Design FpCustomAddSub, start of the top module:
module FpCustomAddSub 
# (
	parameter	ManWidth	=	16,
	parameter	ExpWidth	=	6
)
(Rst_i,Clk_i,A_i,B_i,AddSub_i,Nd_i,Result_o,ResultValid_o);
For scale: roughly 790 cells after synthesis, roughly 170 flip-flops, ~74 I/O pins, ~7700 sq um of cells after synthesis.
Settings: LEC_CHECK=0, CAP_MARGIN=20, CORE_MARGIN=2, CORE_UTILIZATION=68, CTS_CLUSTER_DIAMETER=150, SETUP_SLACK_MARGIN=-0.16, SLEW_MARGIN=20; clock period 3.19 ns.
run.sh (not shown) runs the stock make flow with config.mk's settings and CLKGATE_MAP_FILE=.
The first run produced a layout that fails on negative setup slack.
Change:
CORE_UTILIZATION = 66   (was 68)
CTS_CLUSTER_DIAMETER = unset   (was 150)
SETUP_SLACK_MARGIN = unset   (was -0.16)
clock period = 3.66 ns   (was 3.19 ns; I/O delays follow)
The new run finished with negative setup slack left.
Routed wire length falls by 36%.
Flip-flop count is unchanged.
Clock skew falls by 4.5 ps.
Area after synthesis stays the same.
Hold slack hardly moves.
Setup slack improves by 970 ps.
Die size increases by 2.9%.
Fmax increases by 14%.
Change:
CTS_CLUSTER_DIAMETER = 100   (was unset)
clock period = 2.35 ns   (was 3.66 ns; I/O delays follow)
This time the run stopped in 4_1_cts; area after synthesis does not change; synthesized cell count stays the same; die size is unchanged.
Change:
CORE_UTILIZATION = 40   (was 66)
CTS_CLUSTER_DIAMETER = unset   (was 100)
clock period = 3.87 ns   (was 2.35 ns; I/O delays follow)
Effect:
- The new run ran to the end with no violations
- die size goes up by well over a third
- synthesized area stays the same
- synthesized cell count does not change
Change:
CORE_UTILIZATION = 13   (was 40)
clock period = 6.84 ns   (was 3.87 ns; I/O delays follow)
=> Utilization is lower by 33 points; synthesized cell count is unchanged; combinational power is lower by well over a third; critical path depth is lower by 1; clock-buffer cell count is lower by 2; register-to-register slack gains 2600 ps; global-route usage is lower by 8.6 points; routed wire length is higher by a quarter to a third.
Change:
CORE_UTILIZATION = 57   (was 13)
SETUP_SLACK_MARGIN = -0.18   (was unset)
clock period = 2.19 ns   (was 6.84 ns; I/O delays follow)
After rerunning: The new run ran to the end with violations: negative setup slack. Count of clock-buffer cells in the layout goes up by 3. Via count climbs by 21%. Design area goes up by 13%. Sequential power went up to 3.0 times its value.

========
Starting RTL as in the previous note.
Settings: LEC_CHECK=0, ABC_AREA=1, CAP_MARGIN=0, CELL_PAD_IN_SITES_DETAIL_PLACEMENT=0, CELL_PAD_IN_SITES_GLOBAL_PLACEMENT=0, CORE_MARGIN=2, CORE_UTILIZATION=72, CTS_CLUSTER_DIAMETER=92, CTS_CLUSTER_SIZE=32, MAX_ROUTING_LAYER=met5, PLACE_DENSITY=0.62, SLEW_MARGIN=5, TNS_END_PERCENT=85; clock period 2.86 ns.
The baseline finished but fails on setup timing.
Next try:
Settings changed: ABC_AREA 1 to unset, CAP_MARGIN 0 to 20, CELL_PAD_IN_SITES_DETAIL_PLACEMENT 0 to unset, CELL_PAD_IN_SITES_GLOBAL_PLACEMENT 0 to unset, CTS_CLUSTER_DIAMETER 92 to unset, CTS_CLUSTER_SIZE 32 to 96, MAX_ROUTING_LAYER met5 to unset, PLACE_DENSITY 0.62 to 0.39, SLEW_MARGIN 5 to 20, TNS_END_PERCENT 85 to unset.
Clock period 2.86 ns to 4.66 ns, I/O delays scaled along.
The new run completed without violations.
Worst setup slack improved by 1600 ps.
Fmax shrinks by a few percent.
Routed wire length decreases by a quarter to a third.
Count of clock-buffer cells in the layout goes up by 1.
Power fell by well over a third.
Hold slack hardly moves.
Register-to-register slack improved by 1600 ps.
Synthesized cell count decreases by about a fifth.
Die size is about the same.
Sequential share of layout area grows by 2.4 points.
Clock skew came out lower by 3.7 ps.
Next try:
Settings changed: ABC_AREA set to 1, CORE_ASPECT_RATIO set to 1.15, CORE_UTILIZATION 72 to 65, CTS_CLUSTER_SIZE 96 to unset, PLACE_DENSITY 0.39 to unset, SETUP_SLACK_MARGIN set to 1.01.
What happened: The new run ran to the end with no violations; worst hold slack gets worse by 4.2 ps; total power shrinks by 5.2%; sequential power came out lower by about 2%; clock skew hardly moves.

========
== v6 ==
FpCustomAddSub again, from the RTL that the note above started with.
clock: 3.89 ns
lec_check: 0
abc_area: 1
cap_margin: 20
core_margin: 4
core_utilization: 40
cts_cluster_diameter: 119
cts_cluster_size: 78
gpl_timing_driven: 0
min_routing_layer: met2
slew_margin: 20
No crash in v6: every stage finished, but the layout fails its final checks due to design-rule violations.
Modified inputs, v7 compared to v6
- CORE_UTILIZATION now 65, was 40
- GPL_TIMING_DRIVEN no longer set, was 0
- CORE_MARGIN now 2, was 4
- CTS_CLUSTER_SIZE no longer set, was 78
- ABC_AREA no longer set, was 1
- CTS_CLUSTER_DIAMETER no longer set, was 119
- MIN_ROUTING_LAYER no longer set, was met2
- the clock period (ns, I/O delays scaled along) now 2.19, was 3.89
[summary]
Lower global placement routability congestion was reported by v6, not v7.
Taking v6 as 1.0, v7 lands at 0.78 on number of cell rows.
Changes observed in v7 relative to v6: initial standard-cell utilization of the core moved up, synthesized cell count lower.
Per the comparison of v7 with v6, estimated wirelength of the detail-placed design rose by 15%, aoi/oai-family share of the synthesized area higher, adder-cell area share of the yosys netlist barely changed, chip area line of the yosys report barely changed.
Between v7 and v6, overall die area is higher for v6, v7 comes in under that.
Final checks on v6, whose flow otherwise completed, came back failing, citing design-rule violations.
v7 did not finish; a tool error ended it in clock tree synthesis (4_1_cts).

========
## run A
The RTL this note starts from:
==> flow/design.v <==
module FpCustomAddSub 
# (
	parameter	ManWidth	=	16,
	parameter	ExpWidth	=	6
)
(Rst_i,Clk_i,A_i,B_i,AddSub_i,Nd_i,Result_o,ResultValid_o);	
	function integer Log2;
	input integer value;
		begin
			Log2 = 0;
			while (value > 1) begin
				value   = value >> 1;
				Log2    = Log2 + 1;
			end
		end
	endfunction
	localparam	InOutWidth	=	1+ExpWidth+ManWidth;
	localparam	ExtManWidth	=	ManWidth+1;
	localparam	Stages	=	Log2(InOutWidth);
	input	Rst_i;
	input	Clk_i;
	input	[InOutWidth-1:0]	A_i;
	input	[InOutWidth-1:0]	B_i;
	input	AddSub_i;
	input	Nd_i;
	output	[InOutWidth-1:0]	Result_o;
	output	ResultValid_o;
	wire	signB	=	B_i[InOutWidth-1]^AddSub_i;
	wire	[InOutWidth-2:0]	absA	=	A_i[InOutWidth-2:0];
	wire	[InOutWidth-2:0]	absB	=	B_i[InOutWidth-2:0];
	reg		[InOutWidth-1:0]	muxA;
	reg		[InOutWidth-1:0]	muxB;
	reg	impliedA;
	reg	impliedB;
	reg	[InOutWidth-1:0]	muxAReg;
	reg	[InOutWidth-1:0]	muxBReg;
	reg	[ExpWidth-1:0]		expDiff;
	reg	addSubOrepation;
	wire	[ManWidth:0]	manA	=	{impliedA,	muxAReg[ManWidth-1:0]};
	wire	[ManWidth:0]	manB	=	{impliedB,	muxBReg[ManWidth-1:0]};
	reg	[ManWidth:0]	manANorm;
	reg	[ManWidth:0]	manBNorm;
	reg	addSubOrepationReg;
	reg	[ExtManWidth:0]	manSum;
	wire	[Stages-1:0]	distance;
	wire	[ExtManWidth+1:0]	dataArray	[0:Stages];
	wire	[Stages+1:0]	distanceR	=	{2'b00,distanceR1};
	reg		[ExtManWidth-1:0]	manSumReg;
	wire	[ExtManWidth-1:0]	normCMan	=	manSumReg	<<	distanceR1[Stages-1:0];	 
	reg	[ManWidth-1:0]	manC;
	reg	[ExpWidth-1:0]	expAPipe	[0:4];
	reg	[ExpWidth-1:0]	expC;
	reg	[4:0]	signC;
	reg	[8:0]	valid;
	assign  dataArray [0]	=	manSum;		
	assign	Result_o	=	{signC[4],expC,manC};
	assign	ResultValid_o	=	valid[4];
	always	@(*)	begin
		if	(absA<absB)	begin
			muxA	<=	{signB,absB};
			muxB	<=	{A_i[InOutWidth-1],absA};
		end	else	begin
			muxA	<=	{A_i[InOutWidth-1],absA};
			muxB	<=	{signB,absB};
		end 
	end
	always	@(posedge	Clk_i)	begin
		if	(muxA	[InOutWidth-2 -:ExpWidth]	==	8'h00)	begin	 
			impliedA	<=	1'b0;	 
		end	else	begin
			impliedA	<=	1'b1;	 
		end
		if	(muxB	[InOutWidth-2 -:ExpWidth]	==	8'h00)	begin	 
			impliedB	<=	1'b0;
		end	else	begin
			impliedB	<=	1'b1;
		end
		muxAReg	<=	muxA;
		muxBReg	<=	muxB;
		expDiff	<=	muxA[InOutWidth-2 -:ExpWidth]	-	muxB[InOutWidth-2 -:ExpWidth];	 
		addSubOrepation	<=	muxA[InOutWidth-1]	^	muxB[InOutWidth-1];	 
	end
	always	@(posedge	Clk_i)	begin
		manANorm	<=	manA;
		manBNorm	<=	manB	>>	expDiff;	 
		addSubOrepationReg <= addSubOrepation;
	end
	always	@(posedge	Clk_i)	begin
		if	(Rst_i)	begin
			manSum	<=	{ExtManWidth{1'b0}};
		end	else	if	(!addSubOrepationReg)	begin
			manSum	<=	{1'b0,	manANorm}	+	{1'b0,	manBNorm};
		end	else	begin
			manSum	<=	{1'b0,	manANorm}	-	{1'b0,	manBNorm};
		end
	end
	genvar	i;
	generate	
		for (i=0; i<Stages; i=i+1)	begin: searchMSB
			wire [ExtManWidth+1:0] dataIn;	
			wire [ExtManWidth+1:0] shitedDataOut;
			wire [ExtManWidth+1:0] dataOut;
			assign  dataIn = dataArray[i];
			wire    shiftDesired = ~|(dataIn[ExtManWidth+1:ExtManWidth+1-(1 << (Stages-1-i))]);
			assign  distance[(Stages-1-i)] = shiftDesired;		
			assign  shitedDataOut = dataIn << (1 << (Stages-1-i));	
			assign  dataOut = shiftDesired ? shitedDataOut : dataIn;	
			assign  dataArray[i+1] = dataOut;
		end
		reg	[Stages-1:0]	distanceR1;
		always	@(posedge	Clk_i)	begin
			distanceR1	<=	distance;
		end
	endgenerate	
	always	@(posedge	Clk_i)	begin
		manSumReg	<=	manSum	[ExtManWidth-1 -:ExtManWidth];
	end
	always	@(posedge	Clk_i)	begin
		if	(Rst_i)	begin
			manC	<=	{ManWidth{1'b0}};
		end	else	begin
			manC	<=	normCMan	[ExtManWidth-1 -:ManWidth];	 
		end
	end
	always	@(posedge	Clk_i)	begin	
		expAPipe[0]	<=	muxA[InOutWidth-2 -:ExpWidth];	 
		expAPipe[1]	<=	expAPipe[0];
		expAPipe[2]	<=	expAPipe[1];
		expAPipe[3]	<=	expAPipe[2];
		expAPipe[4]	<=	expAPipe[3];
	end
	always	@(posedge	Clk_i)	begin
		if	(&distanceR1)	begin
			expC	<=	{ExpWidth{1'b0}};
		end	else	begin
			if	(expAPipe[3]	>=	distanceR)	begin
				expC	<=	expAPipe[3]-distanceR+1;			 
			end	else	begin
				expC	<=	{{ExpWidth+1{1'b0}},1'b1};
			end
		end	
	end
	always	@(posedge	Clk_i)	begin
		signC	<=	{signC[3:0],	muxA[InOutWidth-1]};
	end
	always	@(posedge	Clk_i)	begin
		valid	<=	{valid[7:0],Nd_i};
	end	
endmodule
Settings: LEC_CHECK=0, ABC_AREA=1, CAP_MARGIN=20, CELL_PAD_IN_SITES_DETAIL_PLACEMENT=0, CELL_PAD_IN_SITES_GLOBAL_PLACEMENT=1, CORE_MARGIN=4, CORE_UTILIZATION=25, CTS_CLUSTER_DIAMETER=92, CTS_CLUSTER_SIZE=84, MAX_ROUTING_LAYER=met5, PLACE_DENSITY_LB_ADDON=0.03, SLEW_MARGIN=0, TNS_END_PERCENT=70; clock period 2.65 ns.
diff inputs: run A => run B
- TNS_END_PERCENT: 70 -> 15
- SETUP_SLACK_MARGIN: unset -> 0.02
- CORE_MARGIN: 4 -> 10
- CORE_UTILIZATION: 25 -> 43
- CTS_CLUSTER_DIAMETER: 92 -> 379
==> results <==
- Run B finished all stages; layout check result: FAIL, due to setup timing.
- On routed wire length on met2: between run A and run B, it ends up higher for run A.
- manBNorm[1] as the start point of the critical path was reported by run A, and manBNorm[0] by run B.
- Diff run A and run B: overall routing resource usage higher in run B
- Run B vs run A: cell count down in run B
- The run with more routed wire is run A, not run B.
- Fraction of power spent switching nets for run B is higher than for run A.
- Re global-route met2 utilization: run A was lower than run B.
Modified inputs, run C compared to run B
- PLACE_DENSITY_LB_ADDON now 0.0, was 0.03
- CORE_UTILIZATION now 72, was 43
- CORE_MARGIN now 2, was 10
- SETUP_SLACK_MARGIN now 0.47, was 0.02
- ABC_AREA now 0, was 1
- TNS_END_PERCENT now 85, was 15
- CTS_CLUSTER_DIAMETER now 92, was 379
- the clock period (ns, I/O delays scaled along) now 1.62, was 2.65
--- outcome ---
Run C never completed; the flow aborted with a tool error in 3_1_place_gp_skip_io. ~same area after synthesis in run C and run B. Re simple-gate share of the synthesized area: run C is 8.6 points down on run B. Multiplexer area fraction after synthesis: run C and run B compared, lower one is run B. AND-OR/OR-AND share of the synthesized area is lower on run B. In run C, the tally of unique sky130hd cells used after synthesis came out 23 above the value in run B. In run C, die area is lower than in run B.
Input changes introduced in run D (baseline for comparison: run C):
- PLACE_DENSITY_LB_ADDON no longer set, was 0.0
- SETUP_SLACK_MARGIN no longer set, was 0.47
- CELL_PAD_IN_SITES_GLOBAL_PLACEMENT now 0, was 1
- PLACE_DENSITY now 0.67, previously not set
- the clock period (ns, I/O delays scaled along) now 3.1, was 1.62
==> results <==
[compare] base=run C new=run D: width of the die neither gained nor lost much; die size neither gained nor lost much. For adder-cell share of the synthesized area, run D and run C come out practically identical. Number of cells produced by synthesis came out exactly the same in run C and run D. As for a clean layout from run C and run D, there is none. Run D did not finish; a tool error ended it in 5_1_grt. Run C failed in 3_1_place_gp_skip_io with FLW-0024. From run C to run D, total cell area reported by yosys after synthesis did not move at all. Number of nets produced by synthesis came out exactly the same in run C and run D. For number of register bits inferred by synthesis, run D and run C come out practically identical.
Power is estimated from default activity; no workload was simulated.
